Setup of try-maple:
Design fir, start of the top module:
module  fir(
	input clk,
	input rst_n,			
	input enable,
	input [2:0] tap,		 
	input [15:0] data_in,		
	output [17:0] data_out,		
	output complete
);
For scale: about 1400 cells after synthesis, about 260 flip-flops, ~0.015 mm2 of cells after synthesis.
clock: 2.0 ns
lec_check: 0
abc_area: 0
cap_margin: 40
core_margin: 2
core_utilization: 72
cts_cluster_diameter: 396
cts_cluster_size: 17
place_density: 0.38
setup_slack_margin: -0.15
slew_margin: 20
run.sh (not shown) runs the stock make flow with config.mk's settings and CLKGATE_MAP_FILE=.
Run status, try-maple: aborted in global routing, error DPL-0038
Relative to try-maple, the following input files were edited for try-ember:
Settings: CTS_CLUSTER_SIZE no longer set, was 17; CAP_MARGIN now 20, was 40; SETUP_SLACK_MARGIN no longer set, was -0.15; CTS_CLUSTER_DIAMETER no longer set, was 396; CORE_UTILIZATION now 59, was 72; PLACE_DENSITY no longer set, was 0.38; ABC_AREA no longer set, was 0; the clock period (ns, I/O delays scaled along) now 3.89, was 2.0.
--- outcome ---
- try-ember | stages: all done | timing, DRC, antenna: all pass
- The die size number comes out higher for try-ember vs try-maple.
- Compared with try-maple, try-ember shows a higher die width.
- Against try-maple, post-DP HPWL in try-ember came out better.
- Diff try-maple and try-ember: total CTS buffers higher in try-ember
- try-ember against try-maple: share of flip-flops with an asynchronous set or reset after synthesis barely changed, area of placed instances went down, number of placement rows +6, floorplan core area increased by 0.0047 mm2 relative to the old numbers, post-CTS setup buffer count lost 73.
- Going from try-maple to try-ember, hold-fix buffer count after cts moved down, vertical extent of the die has increased.
The following lists how try-pepper was set up differently from try-ember:
Settings: an added SETUP_SLACK_MARGIN of -0.1; a change of CORE_UTILIZATION from 59 to 70; an added ABC_AREA of 1; an added CTS_CLUSTER_SIZE of 22; an added CTS_CLUSTER_DIAMETER of 379; a change of the clock period (ns, I/O delays scaled along) from 3.89 to 2.36.
==> comparison <==
- Delta (try-pepper minus try-ember): die area lost 6.1%, area growth from synthesis to layout picked up an extra 4.7 points, final area picked up an extra 16%, average cell area after synthesis lost about 30%.
- Looking at share of the final layout cell area in sequential cells, try-pepper sits below try-ember.
- Relative to try-ember, count of inserted tapcells decreased by about 3.3% in try-pepper.
- Nothing crashed in try-pepper and all stages finished; the problem is that the final layout failed, the offending checks being negative setup slack.
- The fraction of area in clock buffers and inverters in try-pepper sits 4.0 points below the value recorded for try-ember.
- Compared with try-ember, try-pepper shows buffer count from post-CTS setup fixing higher by 5.
- Library cell contributing the largest single delay on the critical path: sky130_fd_sc_hd__o41ai_4 -> try-ember, sky130_fd_sc_hd__dfrtp_1 -> try-pepper

---

fir again, from the RTL that the note above started with.
export LEC_CHECK = 0
export ABC_AREA = 1
export CAP_MARGIN = 0
export CELL_PAD_IN_SITES_DETAIL_PLACEMENT = 0
export CORE_ASPECT_RATIO = 0.87
export CORE_MARGIN = 2
export CORE_UTILIZATION = 72
export GPL_ROUTABILITY_DRIVEN = 0
export GPL_TIMING_DRIVEN = 1
export MAX_ROUTING_LAYER = met5
export PLACE_DENSITY = 0.65
export SETUP_SLACK_MARGIN = -0.41
export SLEW_MARGIN = 0
create_clock -name core_clock -period 4.1 [get_ports {clk}]
Change:
- CELL_PAD_IN_SITES_DETAIL_PLACEMENT: 0 -> not set
- CORE_ASPECT_RATIO: 0.87 -> not set
- CTS_CLUSTER_DIAMETER: not set -> 374
- CTS_CLUSTER_SIZE: not set -> 98
- GPL_ROUTABILITY_DRIVEN: 0 -> not set
- GPL_TIMING_DRIVEN: 1 -> not set
- MAX_ROUTING_LAYER: met5 -> not set
- PLACE_DENSITY: 0.65 -> 0.37
- SETUP_SLACK_MARGIN: -0.41 -> not set
- SLEW_MARGIN: 0 -> 20
- clock period: 4.1 -> 1.4 ns (I/O delays scaled with it)
Effect: This time the run never finished: it broke off in 4_1_cts (DPL-0038); synthesized cell count does not change; die area stays flat; area after synthesis stays the same.
Change:
- CAP_MARGIN: 0 -> 20
- CORE_UTILIZATION: 72 -> 68
- CTS_CLUSTER_DIAMETER: 374 -> not set
- CTS_CLUSTER_SIZE: 98 -> not set
- PLACE_DENSITY: 0.37 -> not set
- clock period: 1.4 -> 3.28 ns (I/O delays scaled with it)
After rerunning:
- The changed run completed without violations
- area after synthesis does not change
- die size climbs by about 6%
- synthesized cell count does not change
Change:
- CORE_UTILIZATION: 68 -> 72
- CTS_CLUSTER_SIZE: not set -> 15
- PLACE_DENSITY_LB_ADDON: not set -> 0.16
- SETUP_SLACK_MARGIN: not set -> -0.1
- clock period: 3.28 -> 2.99 ns (I/O delays scaled with it)
What happened:
- Now the flow completed, yet does not pass: setup timing
- cell area grows by 1.4%
- routed wire length grows by 5.6%
- hold slack loses 110 ps
- synthesized cell count is unchanged
Change:
- CTS_CLUSTER_DIAMETER: not set -> 44
- CTS_CLUSTER_SIZE: 15 -> 72
- SETUP_SLACK_MARGIN: -0.1 -> 0.42
- clock period: 2.99 -> 3.27 ns (I/O delays scaled with it)
=> The new run ran to the end with violations: setup timing. Flip-flop count does not change. Maximum frequency goes down by 13%. Cell area went up by 3.8%. Area after synthesis stays the same. Hold slack gains 9.7 ps.

---

Setup of v12:
Starting RTL as in the previous note.
clock: 3.07 ns
lec_check: 0
abc_area: 1
cap_margin: 20
cell_pad_in_sites_detail_placement: 0
core_margin: 2
core_utilization: 72
cts_cluster_size: 17
gpl_routability_driven: 0
gpl_timing_driven: 1
hold_slack_margin: 0.28
max_routing_layer: met4
place_density_lb_addon: 0.14
setup_slack_margin: 0.8
slew_margin: 25
The final report for v12 shows a completed flow and a layout that fails verification, specifically setup timing.
The following lists how v17 was set up differently from v12:
- SLEW_MARGIN changed from 25 to 20
- HOLD_SLACK_MARGIN removed (was 0.28)
- CTS_CLUSTER_DIAMETER newly set to 396
- MAX_ROUTING_LAYER removed (was met4)
- SETUP_SLACK_MARGIN removed (was 0.8)
- GPL_TIMING_DRIVEN removed (was 1)
- PLACE_DENSITY_LB_ADDON removed (was 0.14)
- GPL_ROUTABILITY_DRIVEN removed (was 0)
- CELL_PAD_IN_SITES_DETAIL_PLACEMENT removed (was 0)
- the clock period (ns, I/O delays scaled along) changed from 3.07 to 2.0
## What came out
Although v17 finished all stages, its layout failed final checks on setup timing.
Looking at signed area change from the synthesized netlist to the final layout across v12 and v17, the one that comes out lower is v12.
Worst setup path startpoint = sum_2[0]$_DFFE_PN0P_: v17; worst setup path startpoint = sum_1[7]$_DFFE_PN0P_: v12
Delta (v17 minus v12): utilization up 4.7 points, detailed-placement wirelength estimate grew by 13%, depth of the most critical reg-to-reg path grew by 3.
The higher multi-input combinational area share came out of v12.
Reported for v12 and v17, core outline area turned out identical to the last digit.
Post-layout instance area (v17 vs. v12) increases by a few percent

---

Starting RTL as in the previous note.
Settings: LEC_CHECK=0, ABC_AREA=1, CAP_MARGIN=0, CELL_PAD_IN_SITES_DETAIL_PLACEMENT=0, CORE_MARGIN=2, CORE_UTILIZATION=72, GPL_ROUTABILITY_DRIVEN=0, GPL_TIMING_DRIVEN=1, MAX_ROUTING_LAYER=met4, PLACE_DENSITY=0.65, SETUP_SLACK_MARGIN=-0.41, SLEW_MARGIN=0; clock period 4.33 ns.
The starting point produced a clean layout.
Change:
- ABC_AREA: 1 -> not set
- CAP_MARGIN: 0 -> 20
- CELL_PAD_IN_SITES_DETAIL_PLACEMENT: 0 -> not set
- CORE_UTILIZATION: 72 -> 9
- GPL_ROUTABILITY_DRIVEN: 0 -> not set
- GPL_TIMING_DRIVEN: 1 -> not set
- MAX_ROUTING_LAYER: met4 -> not set
- PLACE_DENSITY: 0.65 -> not set
- SETUP_SLACK_MARGIN: -0.41 -> not set
- SLEW_MARGIN: 0 -> 20
- clock period: 4.33 -> 4.24 ns (I/O delays scaled with it)
After rerunning: The new run produced a clean layout; wire length drops by about 11%; fmax drops by about 15%; area after synthesis drops by about 10%; die size climbs to 7.0 times its value; cell area climbs by 4.1%.
Change:
- CORE_MARGIN: 2 -> 9
- CORE_UTILIZATION: 9 -> 57
- MAX_ROUTING_LAYER: not set -> met4
- SETUP_SLACK_MARGIN: not set -> -0.19
- clock period: 4.24 -> 4.95 ns (I/O delays scaled with it)
Effect:
- die area drops by 81%
- clock-buffer cell count climbs by 3
- wire length drops by 13%
- via count climbs by 1.0%
- cell count drops by 51%
- setup slack gets better by 0.29 ns
- cell area drops by 12%
- synthesized cell count is unchanged
- maximum frequency drops by 10%

---

fir again, from the RTL that the note above started with.
==> flow/config.mk <==
export PLATFORM = sky130hd
export DESIGN_NAME = fir
export DESIGN_NICKNAME = fir
export VERILOG_FILES = /design/flow/design.v
export SDC_FILE = /design/flow/constraint.sdc
export NUM_CORES = 4
export LEC_CHECK = 0
export ABC_AREA = 1
export CAP_MARGIN = 20
export CELL_PAD_IN_SITES_DETAIL_PLACEMENT = 1
export CELL_PAD_IN_SITES_GLOBAL_PLACEMENT = 3
export CORE_MARGIN = 2
export CORE_UTILIZATION = 44
export CTS_CLUSTER_SIZE = 25
export GPL_ROUTABILITY_DRIVEN = 0
export GPL_TIMING_DRIVEN = 0
export HOLD_SLACK_MARGIN = 0.05
export MAX_ROUTING_LAYER = met4
export PLACE_DENSITY_LB_ADDON = 0.3
export SLEW_MARGIN = 0
==> flow/constraint.sdc <==
create_clock -name core_clock -period 5.86 [get_ports {clk}]
set_input_delay 1.1720 -clock core_clock [delete_from_list [all_inputs] [get_ports {clk}]]
set_output_delay 1.1720 -clock core_clock [all_outputs]
set_load 0.01 [all_outputs]
The starting point did not get past global placement without I/O with FLW-0024.
Then changed:
ABC_AREA = not set   (was 1)
CELL_PAD_IN_SITES_DETAIL_PLACEMENT = not set   (was 1)
CELL_PAD_IN_SITES_GLOBAL_PLACEMENT = not set   (was 3)
CORE_UTILIZATION = 40   (was 44)
CTS_CLUSTER_SIZE = not set   (was 25)
GPL_ROUTABILITY_DRIVEN = not set   (was 0)
GPL_TIMING_DRIVEN = not set   (was 0)
HOLD_SLACK_MARGIN = not set   (was 0.05)
MAX_ROUTING_LAYER = not set   (was met4)
PLACE_DENSITY_LB_ADDON = not set   (was 0.3)
SLEW_MARGIN = 20   (was 0)
clock period = 3.56 ns   (was 5.86 ns; I/O delays follow)
Result:
- The new run ran to the end with violations: negative setup slack
- die area goes down by 1.1%
- synthesized area goes down by 10%
- synthesized cell count goes down by 38%

---

fir again, from the RTL that the note above started with.
Settings: LEC_CHECK=0, ABC_AREA=0, CAP_MARGIN=20, CELL_PAD_IN_SITES_DETAIL_PLACEMENT=0, CORE_MARGIN=2, CORE_UTILIZATION=66, GPL_ROUTABILITY_DRIVEN=0, GPL_TIMING_DRIVEN=1, MAX_ROUTING_LAYER=met4, SLEW_MARGIN=25; clock period 3.07 ns.
The baseline produced a layout that fails on setup timing.
Then changed:
- ABC_AREA: 0 -> 1
- CORE_UTILIZATION: 66 -> 72
- PLACE_DENSITY_LB_ADDON: not set -> 0.14
The changed run went through all stages and came out clean.
Register-to-register slack improved by 0.64 ns.
Design area went up by a few percent.
Routed wire length came out higher by a quarter to a third.
Area after synthesis came out higher by roughly a tenth.
Setup slack gains 0.64 ns.
Then changed:
- CELL_PAD_IN_SITES_DETAIL_PLACEMENT: 0 -> not set
- CORE_UTILIZATION: 72 -> 70
- CTS_CLUSTER_SIZE: not set -> 25
- GPL_ROUTABILITY_DRIVEN: 0 -> not set
- GPL_TIMING_DRIVEN: 1 -> not set
- MAX_ROUTING_LAYER: met4 -> not set
- PLACE_DENSITY_LB_ADDON: 0.14 -> not set
- SLEW_MARGIN: 25 -> 20
- clock period: 3.07 -> 2.56 ns (I/O delays scaled with it)
=>
- Now the flow ran to the end with violations: setup timing
- wire length rose by 35%
- global-route usage goes up by 6.5 points
- area after synthesis is unchanged
Then changed:
- CORE_UTILIZATION: 70 -> 72
- CTS_CLUSTER_DIAMETER: not set -> 374
- CTS_CLUSTER_SIZE: 25 -> 98
- SETUP_SLACK_MARGIN: not set -> 0.2
- TNS_END_PERCENT: not set -> 10
- clock period: 2.56 -> 1.4 ns (I/O delays scaled with it)
After rerunning: With this change the flow ended with an error in global routing. Synthesized cell count stays the same. Die size came out lower by a few percent. Synthesized area does not change.

---

## job 8009
The RTL this note starts from:
==> flow/design.v <==
module  fir(
	input clk,
	input rst_n,			
	input enable,
	input [2:0] tap,		 
	input [15:0] data_in,		
	output [17:0] data_out,		
	output complete
);
localparam
a0 = 16'd1,	 
a1 = 16'd2,
a2 = 16'd2,
a3 = 16'd3,
a4 = 16'd3,
a5 = 16'd3;
reg [15:0] data_reg_0;	 
reg [15:0] data_reg_1;
reg [15:0] data_reg_2;
reg [15:0] data_reg_3;
reg [15:0] data_reg_4;
reg [15:0] data_reg_5;
reg [15:0] multiplication_0;	 
reg [15:0] multiplication_1;
reg [15:0] multiplication_2;
reg [15:0] multiplication_3;
reg [15:0] multiplication_4;
reg [15:0] multiplication_5;
reg [16:0] sum_1;	 
reg [16:0] sum_2;
reg [16:0] sum_3;
reg [17:0] result;  
reg mul_stage, add_stage1, add_stage2, output_stage;	 
always @ (posedge clk or negedge rst_n)
    begin
        if(!rst_n)
        	begin
        		mul_stage <= 1'b0;
        		add_stage1 <= 1'b0;
        		add_stage2 <= 1'b0;
				output_stage <= 1'b0;
        	end
        else
        	begin
        			mul_stage <= enable;
        			add_stage1 <= mul_stage;
        			add_stage2 <= add_stage1;
        			output_stage <= add_stage2;
        	end
    end
always @ (posedge clk or negedge rst_n)
    begin
        if(!rst_n)
        	begin
        		data_reg_0 <= 0;
        		data_reg_1 <= 0;
        		data_reg_2 <= 0;
        		data_reg_3 <= 0;
			data_reg_4 <= 0;
        		data_reg_5 <= 0;
        	end
        else
        	begin
				case (tap)
					3'd2:
					begin
						if (enable) 
							begin
								data_reg_0 <= data_in;
								data_reg_1 <= data_reg_0;
							end
						else 
							begin
								data_reg_0 <= data_reg_0;
								data_reg_1 <= data_reg_1;
							end
					end
					3'd3:
					begin
						if (enable) 
							begin
								data_reg_0 <= data_in;
								data_reg_1 <= data_reg_0;
								data_reg_2 <= data_reg_1;
							end
						else 
							begin
								data_reg_0 <= data_reg_0;
								data_reg_1 <= data_reg_1;
								data_reg_2 <= data_reg_2;
							end
					end
					3'd4:
					begin
						if (enable) 
							begin
								data_reg_0 <= data_in;
								data_reg_1 <= data_reg_0;
								data_reg_2 <= data_reg_1;
								data_reg_3 <= data_reg_2;
							end
						else 
							begin
								data_reg_0 <= data_reg_0;
								data_reg_1 <= data_reg_1;
								data_reg_2 <= data_reg_2;
								data_reg_3 <= data_reg_3;
							end
					end
					3'd5:
					begin
						if (enable) 
							begin
								data_reg_0 <= data_in;
								data_reg_1 <= data_reg_0;
								data_reg_2 <= data_reg_1;
								data_reg_3 <= data_reg_2;
								data_reg_4 <= data_reg_3;
							end
						else 
							begin
								data_reg_0 <= data_reg_0;
								data_reg_1 <= data_reg_1;
								data_reg_2 <= data_reg_2;
								data_reg_3 <= data_reg_3;
								data_reg_4 <= data_reg_4;
							end
					end
					3'd6:
					begin
						if (enable) 
							begin
								data_reg_0 <= data_in;
								data_reg_1 <= data_reg_0;
								data_reg_2 <= data_reg_1;
								data_reg_3 <= data_reg_2;
								data_reg_4 <= data_reg_3;
								data_reg_5 <= data_reg_4;
							end
						else 
							begin
								data_reg_0 <= data_reg_0;
								data_reg_1 <= data_reg_1;
								data_reg_2 <= data_reg_2;
								data_reg_3 <= data_reg_3;
								data_reg_4 <= data_reg_4;
								data_reg_5 <= data_reg_5;
							end
					end
				endcase
        	end
    end
always @ (posedge clk or negedge rst_n)
    begin
        if(!rst_n)
        	begin
        		multiplication_0 <= 0;
        		multiplication_1 <= 0;
        		multiplication_2 <= 0;
        		multiplication_3 <= 0;
			multiplication_4 <= 0;
        		multiplication_5 <= 0;
        	end
        else
        	begin
				case (tap)
					3'd2:
					begin
						if(mul_stage)
							begin
								multiplication_0 <= a0 * data_reg_0;
								multiplication_1 <= a1 * data_reg_1;
							end
						else 
							begin
								multiplication_0 <= multiplication_0;
								multiplication_1 <= multiplication_1;
							end
					end
					3'd3:
					begin
						if(mul_stage)
							begin
								multiplication_0 <= a0 * data_reg_0;
								multiplication_1 <= a1 * data_reg_1;
								multiplication_2 <= a2 * data_reg_2;
							end
						else 
							begin
								multiplication_0 <= multiplication_0;
								multiplication_1 <= multiplication_1;
								multiplication_2 <= multiplication_2;
							end
					end
					3'd4:
					begin
						if(mul_stage)
							begin
								multiplication_0 <= a0 * data_reg_0;
								multiplication_1 <= a1 * data_reg_1;
								multiplication_2 <= a2 * data_reg_2;
								multiplication_3 <= a3 * data_reg_3;
							end
						else 
							begin
								multiplication_0 <= multiplication_0;
								multiplication_1 <= multiplication_1;
								multiplication_2 <= multiplication_2;
								multiplication_3 <= multiplication_3;
							end
					end
					3'd5:
					begin
						if(mul_stage)
							begin
								multiplication_0 <= a0 * data_reg_0;
								multiplication_1 <= a1 * data_reg_1;
								multiplication_2 <= a2 * data_reg_2;
								multiplication_3 <= a3 * data_reg_3;
								multiplication_4 <= a4 * data_reg_4;
							end
						else 
							begin
								multiplication_0 <= multiplication_0;
								multiplication_1 <= multiplication_1;
								multiplication_2 <= multiplication_2;
								multiplication_3 <= multiplication_3;
								multiplication_4 <= multiplication_4;
							end
					end
					3'd6:
					begin
						if(mul_stage)
							begin
								multiplication_0 <= a0 * data_reg_0;
								multiplication_1 <= a1 * data_reg_1;
								multiplication_2 <= a2 * data_reg_2;
								multiplication_3 <= a3 * data_reg_3;
								multiplication_4 <= a4 * data_reg_4;
								multiplication_5 <= a5 * data_reg_5;
							end
						else 
							begin
								multiplication_0 <= multiplication_0;
								multiplication_1 <= multiplication_1;
								multiplication_2 <= multiplication_2;
								multiplication_3 <= multiplication_3;
								multiplication_4 <= multiplication_4;
								multiplication_5 <= multiplication_5;
							end
					end
				endcase
        	end
    end
always @ (posedge clk or negedge rst_n)
    begin
        if(!rst_n)
        	begin
        		sum_1 <= 0;
        		sum_2 <= 0;
			sum_3 <= 0;
        	end
        else
        	begin
				case (tap)
					3'd2:
					begin
						if (add_stage1) 
							begin
								sum_1 <= multiplication_0 + multiplication_1;
								sum_2 <= 0;
							end
						else 
							begin
								sum_1 <= sum_1;
								sum_2 <= sum_2;
							end
					end
					3'd3:
					begin
						if (add_stage1) 
							begin
								sum_1 <= multiplication_0 + multiplication_1;
								sum_2 <= multiplication_2; 
							end
						else 
							begin
								sum_1 <= sum_1;
								sum_2 <= sum_2;
							end
					end
					3'd4:
					begin
						if (add_stage1) 
							begin
								sum_1 <= multiplication_0 + multiplication_1;
								sum_2 <= multiplication_2 + multiplication_3; 
							end
						else 
							begin
								sum_1 <= sum_1;
								sum_2 <= sum_2;
							end
					end
					3'd5:
					begin
						if (add_stage1) 
							begin
								sum_1 <= multiplication_0 + multiplication_1;
								sum_2 <= multiplication_2 + multiplication_3; 
								sum_3 <= multiplication_4;
							end
						else 
							begin
								sum_1 <= sum_1;
								sum_2 <= sum_2;
								sum_3 <= sum_3;
							end
					end
					3'd6:
					begin
						if (add_stage1) 
							begin
								sum_1 <= multiplication_0 + multiplication_1;
								sum_2 <= multiplication_2 + multiplication_3; 
								sum_3 <= multiplication_4 + multiplication_5; 
							end
						else 
							begin
								sum_1 <= sum_1;
								sum_2 <= sum_2;
								sum_3 <= sum_3;
							end
					end
				endcase
        	end
    end
always @ (posedge clk or negedge rst_n)
      begin
          if(!rst_n)
          	begin
          		result <= 0;
          	end
          else
          	begin
				case (tap)
					3'd2:
					begin
						if (add_stage2) 
							begin
								result <= sum_2 + sum_1;
							end
						else 
							begin
								result <= result;
							end
					end
					3'd3:
					begin
						if (add_stage2) 
							begin
								result <= sum_2 + sum_1;
							end
						else 
							begin
								result <= result;
							end
					end
					3'd4:
					begin
						if (add_stage2) 
							begin
								result <= sum_2 + sum_1;
							end
						else 
							begin
								result <= result;
							end
					end
					3'd5:
					begin
						if (add_stage2) 
							begin
								result <= sum_2 + sum_1 + sum_3;
							end
						else 
							begin
								result <= result;
							end
					end
					3'd6:
					begin
						if (add_stage2) 
							begin
								result <= sum_2 + sum_1 + sum_3;
							end
						else 
							begin
								result <= result;
							end
					end
				endcase
          	end
      end
assign data_out = result;	 
assign complete = output_stage;
endmodule
clock: 2.61 ns
lec_check: 0
abc_area: 1
cap_margin: 20
cell_pad_in_sites_detail_placement: 1
cell_pad_in_sites_global_placement: 3
core_margin: 2
core_utilization: 42
cts_cluster_size: 25
gpl_routability_driven: 0
gpl_timing_driven: 0
hold_slack_margin: 0.05
max_routing_layer: met4
place_density_lb_addon: 0.3
slew_margin: 35
The log for job 8009 ends in global placement with error FLW-0024, so the run never completed.
Setup changes, job 8009 to job 7944
==> flow/config.mk <==
export PLATFORM = sky130hd
export DESIGN_NAME = fir
export DESIGN_NICKNAME = fir
export VERILOG_FILES = /design/flow/design.v
export SDC_FILE = /design/flow/constraint.sdc
export NUM_CORES = 4
export LEC_CHECK = 0
export CAP_MARGIN = 20
export CORE_MARGIN = 2
export CORE_UTILIZATION = 40
export SLEW_MARGIN = 20
==> flow/constraint.sdc <==
create_clock -name core_clock -period 3.89 [get_ports {clk}]
set_input_delay 0.7780 -clock core_clock [delete_from_list [all_inputs] [get_ports {clk}]]
set_output_delay 0.7780 -clock core_clock [all_outputs]
set_load 0.01 [all_outputs]
### Flow results
- Having completed the whole flow, job 7944 delivered a layout that passed the timing, design-rule and antenna checks.
- The sequential-to-total area share from yosys stat of job 7944 is higher than that of job 8009.
- Of job 7944 and job 8009, it is job 7944 that has the lower chip area.
- Max Yosys chip area across job 7944 and job 8009: job 8009
- Summary — simple-gate share of the synthesized area, job 7944 relative to job 8009: lower, by 18 points.
- Core region area went down by a few percent going from job 8009 to job 7944.
- On job 7944: and-or/or-and share of the synthesized area is 2.8 points higher than what job 8009 gave.
- When job 7944 is set beside job 8009, its cell area after synthesis turns out to be 1700 um2 smaller.
Input changes introduced in job 323 (baseline for comparison: job 7944):
-- flow/config.mk --
<<< job 7944, line 9
export CORE_MARGIN = 2
export CORE_UTILIZATION = 40
export SLEW_MARGIN = 20
>>> job 323, line 9
export CORE_MARGIN = 2
export CORE_UTILIZATION = 66
export SETUP_SLACK_MARGIN = 0.77
export SLEW_MARGIN = 20
==> flow/constraint.sdc <==
create_clock -name core_clock -period 2.99 [get_ports {clk}]
set_input_delay 0.5980 -clock core_clock [delete_from_list [all_inputs] [get_ports {clk}]]
set_output_delay 0.5980 -clock core_clock [all_outputs]
set_load 0.01 [all_outputs]
==> comparison <==
- Although job 323 finished all stages, its layout failed final checks on negative setup slack.
- Diff job 7944 -> job 323: maximum achievable frequency increased by 2.5% relative to the old numbers, sum of routed wire segments on met1 about even, net count reported at finish grew by about 11%.
- Combinational gate area (job 323 vs. job 7944) increases by more than 10%
- Class of the tightest hold or removal check = in -> async: job 7944; class of the tightest hold or removal check = reg -> reg: job 323
- From job 323 to job 7944, synthesized area did not move at all.
- Cmp job 323 and job 7944 / overall track demand over capacity in global routing / lower: job 7944
- Job 7944 → job 323: worst endpoint data arrival time went down; HPWL after detailed placement went up.
What job 285 does differently from job 323 at the input level:
-- flow/config.mk --
<<< job 323, line 8
export CAP_MARGIN = 20
export CORE_MARGIN = 2
export CORE_UTILIZATION = 66
export SETUP_SLACK_MARGIN = 0.77
export SLEW_MARGIN = 20
>>> job 285, line 8
export CAP_MARGIN = 20
export CELL_PAD_IN_SITES_GLOBAL_PLACEMENT = 3
export CORE_MARGIN = 2
export CORE_UTILIZATION = 40
export GPL_TIMING_DRIVEN = 0
export HOLD_SLACK_MARGIN = 0.13
export SLEW_MARGIN = 20
==> flow/constraint.sdc <==
create_clock -name core_clock -period 4.0 [get_ports {clk}]
set_input_delay 0.8000 -clock core_clock [delete_from_list [all_inputs] [get_ports {clk}]]
set_output_delay 0.8000 -clock core_clock [all_outputs]
set_load 0.01 [all_outputs]
[summary]
- Job 285 went all the way through the flow, and no timing, DRC or antenna check failed.
- Changes observed in job 285 relative to job 323: multi-input logic portion of the cell area up 0.39 points; placeable core region now larger; width of the die climbed 28%; core utilization decreased 39 points.
- The run showing the greater required time of the critical path is job 285.
#### Input delta (job 6092 over job 285)
-- flow/config.mk --
<<< job 285, line 7
export LEC_CHECK = 0
export CAP_MARGIN = 20
>>> job 6092, line 7
export LEC_CHECK = 0
export ABC_AREA = 1
export CAP_MARGIN = 20
<<< job 285, line 10
export CORE_MARGIN = 2
export CORE_UTILIZATION = 40
export GPL_TIMING_DRIVEN = 0
>>> job 6092, line 11
export CORE_MARGIN = 2
export CORE_UTILIZATION = 20
export GPL_ROUTABILITY_DRIVEN = 0
export GPL_TIMING_DRIVEN = 0
Findings:
- Job 6092 against job 285: global-route wire length before repair saw an increase, routed wire length per instance saw a decrease.
- Diff job 285 -> job 6092 | sequential share of layout area | decrease of 5.0 points
- Summary of job 6092 over job 285: transition at the pin with the smallest max-transition slack now sits lower, count of inverters not on the clock network in the layout now sits higher.
- The synthesized instance count reported for job 6092 is greater than that of job 285 by about 60%.
